## run A
==> flow/design.v (excerpt) <==
module lcd_top(
  input clk,
  input rst,
  input PS2_CLK,
  input PS2_DATA,
  output [7:4] DB,
  output LCD_E,
  output LCD_RS,
  output LCD_RW,
  output [7:0] LED
  );
Size in the first run: about 1,900 cells after synthesis, roughly 540 flip-flops, about 19 I/O pins.
clock: 9.9 ns
lec_check: 0
cap_margin: 0
core_margin: 2
core_utilization: 17
cts_cluster_diameter: 91
gpl_routability_driven: 0
max_routing_layer: met4
min_routing_layer: met1
place_density_lb_addon: 0.3
setup_slack_margin: 2.57
slew_margin: 20
tns_end_percent: 60
run.sh (not shown) runs the stock make flow with config.mk's settings and CLKGATE_MAP_FILE=.
Edits applied to the flow inputs when going from run A to run B:
Settings: TNS_END_PERCENT: 60 -> unset; CORE_UTILIZATION: 17 -> 66; CTS_CLUSTER_DIAMETER: 91 -> 204; PLACE_DENSITY_LB_ADDON: 0.3 -> unset; GPL_ROUTABILITY_DRIVEN: 0 -> unset; MIN_ROUTING_LAYER: met1 -> unset; SETUP_SLACK_MARGIN: 2.57 -> unset; MAX_ROUTING_LAYER: met4 -> unset; CAP_MARGIN: 0 -> 20; the clock period (ns, I/O delays scaled along): 9.9 -> 8.52.
## What came out
- Relative to run A, the placeable core area of run B is lower by 0.11 sq mm.
- H-tree depth reported by CTS in run B is 1 below run A.
- Higher global-route usage among run B and run A: run B
#### Input delta (run C over run B)
Settings: CORE_UTILIZATION now 45, was 66; CTS_CLUSTER_DIAMETER no longer set, was 204; the clock period (ns, I/O delays scaled along) now 14.7, was 8.52.
--- outcome ---
Going from run B to run C, length of routed met2 wiring fell by 0.71%; area growth from synthesis to layout increased 2.0 points.
Total power draw improves in run C relative to run B.
Run C ended up with buf_4 as its slowest library cell on the worst path; run B ended up with ha_4.
Diff run B -> run C: count of clock-buffer cells in the layout rose by about 6%; switching power of the nets shows a reduction of 41%.
The following lists how run D was set up differently from run C:
Settings: CTS_CLUSTER_DIAMETER newly set to 191; CORE_UTILIZATION changed from 45 to 66; MAX_ROUTING_LAYER newly set to met4; the clock period (ns, I/O delays scaled along) changed from 14.7 to 10.2.
==> results <==
Reported for run C and run D, mean instance size in the synthesized netlist turned out identical to the last digit. The power of run D was inferior to that of run C. The run showing the greater cell area is run C. From run C to run D the numbers moved as follows: area growth from synthesis to layout now smaller, sequential share of cell area moved up.
### run D -> run E
Settings: a deleted CTS_CLUSTER_DIAMETER that had been 191; a deleted MAX_ROUTING_LAYER that had been met4; a change of CORE_UTILIZATION from 66 to 72; an added ABC_AREA of 1; a change of the clock period (ns, I/O delays scaled along) from 10.2 to 9.36.
The worst setup slack of run E falls short of that of run D by 0.19 ns. Diff run D -> run E | fraction of the yosys area taken by sequential cells | decrease of 3.5 points. Area: run E vs run D -> run E larger. When the final numbers for run D and run E were put side by side, the sequential share of power turned out to be greater in run E. From run D to run E the numbers moved as follows: synthesized cell count +about 50%, global routing met1 resource utilization about even, share of synthesized cell area in and-or and or-and compound cells moved up. Run E reached the end of the flow, and the finished layout is clean on the timing, design-rule and antenna checks.

* * *

== build 8 ==
Starting RTL as in the previous note.
Settings: LEC_CHECK=0, ABC_AREA=1, CAP_MARGIN=20, CORE_MARGIN=2, CORE_UTILIZATION=70, CTS_CLUSTER_DIAMETER=271, GPL_TIMING_DRIVEN=1, PLACE_DENSITY_LB_ADDON=0.03, SETUP_SLACK_MARGIN=-0.44, SLEW_MARGIN=20; clock period 7.5 ns.
#### Input delta (build 18 over build 8)
Settings: ABC_AREA no longer set, was 1; CTS_CLUSTER_DIAMETER no longer set, was 271; GPL_TIMING_DRIVEN no longer set, was 1; PLACE_DENSITY_LB_ADDON no longer set, was 0.03; SETUP_SLACK_MARGIN now 2.18, was -0.44; the clock period (ns, I/O delays scaled along) now 12.9, was 7.5.
## What came out
- Build 8 → build 18: finished layout cell area has decreased; minimum setup slack among reg-to-reg paths has increased; total die size has decreased.
- In the tables for build 18 and build 8, net switching power of the design reads lower with build 18.
- Taking build 8 as the reference point, the largest net degree at the start of global routing of build 18 falls by 25.
- Of build 18 and build 8, build 8 shows the higher leakage component of the power, with build 18 below it.
- The number of non-clock buffers in the layout in build 18 is 0.69 times that in build 8.
- Post-placement cell count was higher in build 8 than in build 18.
- Build 18: placed wire-length estimate is 7.9 mm lower than what build 8 reported.
- Looking at power, build 18 sits about 40% below build 8.
- | post-synthesis cell count from yosys | build 18 vs build 8 | 959 lower |
Modified inputs, build 60 compared to build 18
Settings: a change of SETUP_SLACK_MARGIN from 2.18 to 1.92; an added ABC_AREA of 1; a change of CORE_UTILIZATION from 70 to 72; a change of the clock period (ns, I/O delays scaled along) from 12.9 to 8.19.
Results
- Ran to the end and failed final checks on capacitance limit, slew limit, setup timing: build 60.
- Diff build 18 -> build 60 | clock group share of total power | increase of 1.4 points
- On build 60: die area is about 3% higher than what build 18 gave.
- Between build 60 and build 18, total setup buffers inserted after CTS is higher for build 60, build 18 comes in under that.
- There was hardly any difference in clock slew at the register clock pins of the worst setup and hold paths between build 18 and build 60.
- Re logic gate share of total power: build 60 and build 18 aren't equal, and the lower value belongs to build 18.
- Compared with build 18, build 60 shows a lower worst hold slack.
- The total length of routed met3 wires number comes out lower for build 18 vs build 60.
- According to the power report, total power for build 60 is higher than for build 18.
- When build 60 is set beside build 18, its area share of xor/xnor cells in the synthesized design turns out to be 0.87 points smaller.
- What build 60 reported for final non-filler cell total has to be multiplied by 0.69 to get the figure for build 18.
What build 97 does differently from build 60 at the input level:
Settings: CTS_CLUSTER_DIAMETER: unset -> 387; SETUP_SLACK_MARGIN: 1.92 -> 1.22.
Per the final summary, build 97 finished and its layout is clean on timing, DRC and antenna. Side by side, global-route wire length before repair turned out lower in build 97 than in build 60. Re part of the total power dissipated in the clock network: build 97 is 0.6 points down on build 60. Build 97 ends up with a non-clock buffer count that is 75 lower than in build 60. The lower core utilization of build 97 and build 60 is in build 97. Of build 97 and build 60, it is build 97 that has the lower switching share of power.
[inputs] build 73 vs build 97
Settings: a deleted CTS_CLUSTER_DIAMETER that had been 387; an added CORE_ASPECT_RATIO of 0.71; an added PLACE_DENSITY_LB_ADDON of 0.0; a change of CORE_UTILIZATION from 72 to 70; an added HOLD_SLACK_MARGIN of 0.29; a deleted ABC_AREA that had been 1; an added CTS_CLUSTER_SIZE of 26; a change of SETUP_SLACK_MARGIN from 1.22 to 2.03.
==> comparison <==
- The total power consumption of the routed design on build 73 is in line with that on build 97.
- Depth of the worst register-to-register path ended up 3 higher on build 73 than on build 97.
- The die area number comes out lower for build 73 vs build 97.
- Wire length of the first global-routing pass delta (build 73 − build 97): favourable
- Build 97 → build 73: switching part of the total rose 1.7 points; non-clock buffer share of cell area rose 4.0 points; area growth from synthesis to layout rose 7.2 points; chip area estimate from yosys synthesis fell about 6%.
- Non-clock buffer count: build 73 vs build 97 up about 210%
- Looking only at total via count in the routed design, and setting everything else aside, the higher value of build 73 and build 97 goes to build 97.
- Sort build 73 and build 97 by synthesized area asc -> top: build 73
Power figures rest on the tool's default switching activity, not on a simulated workload.
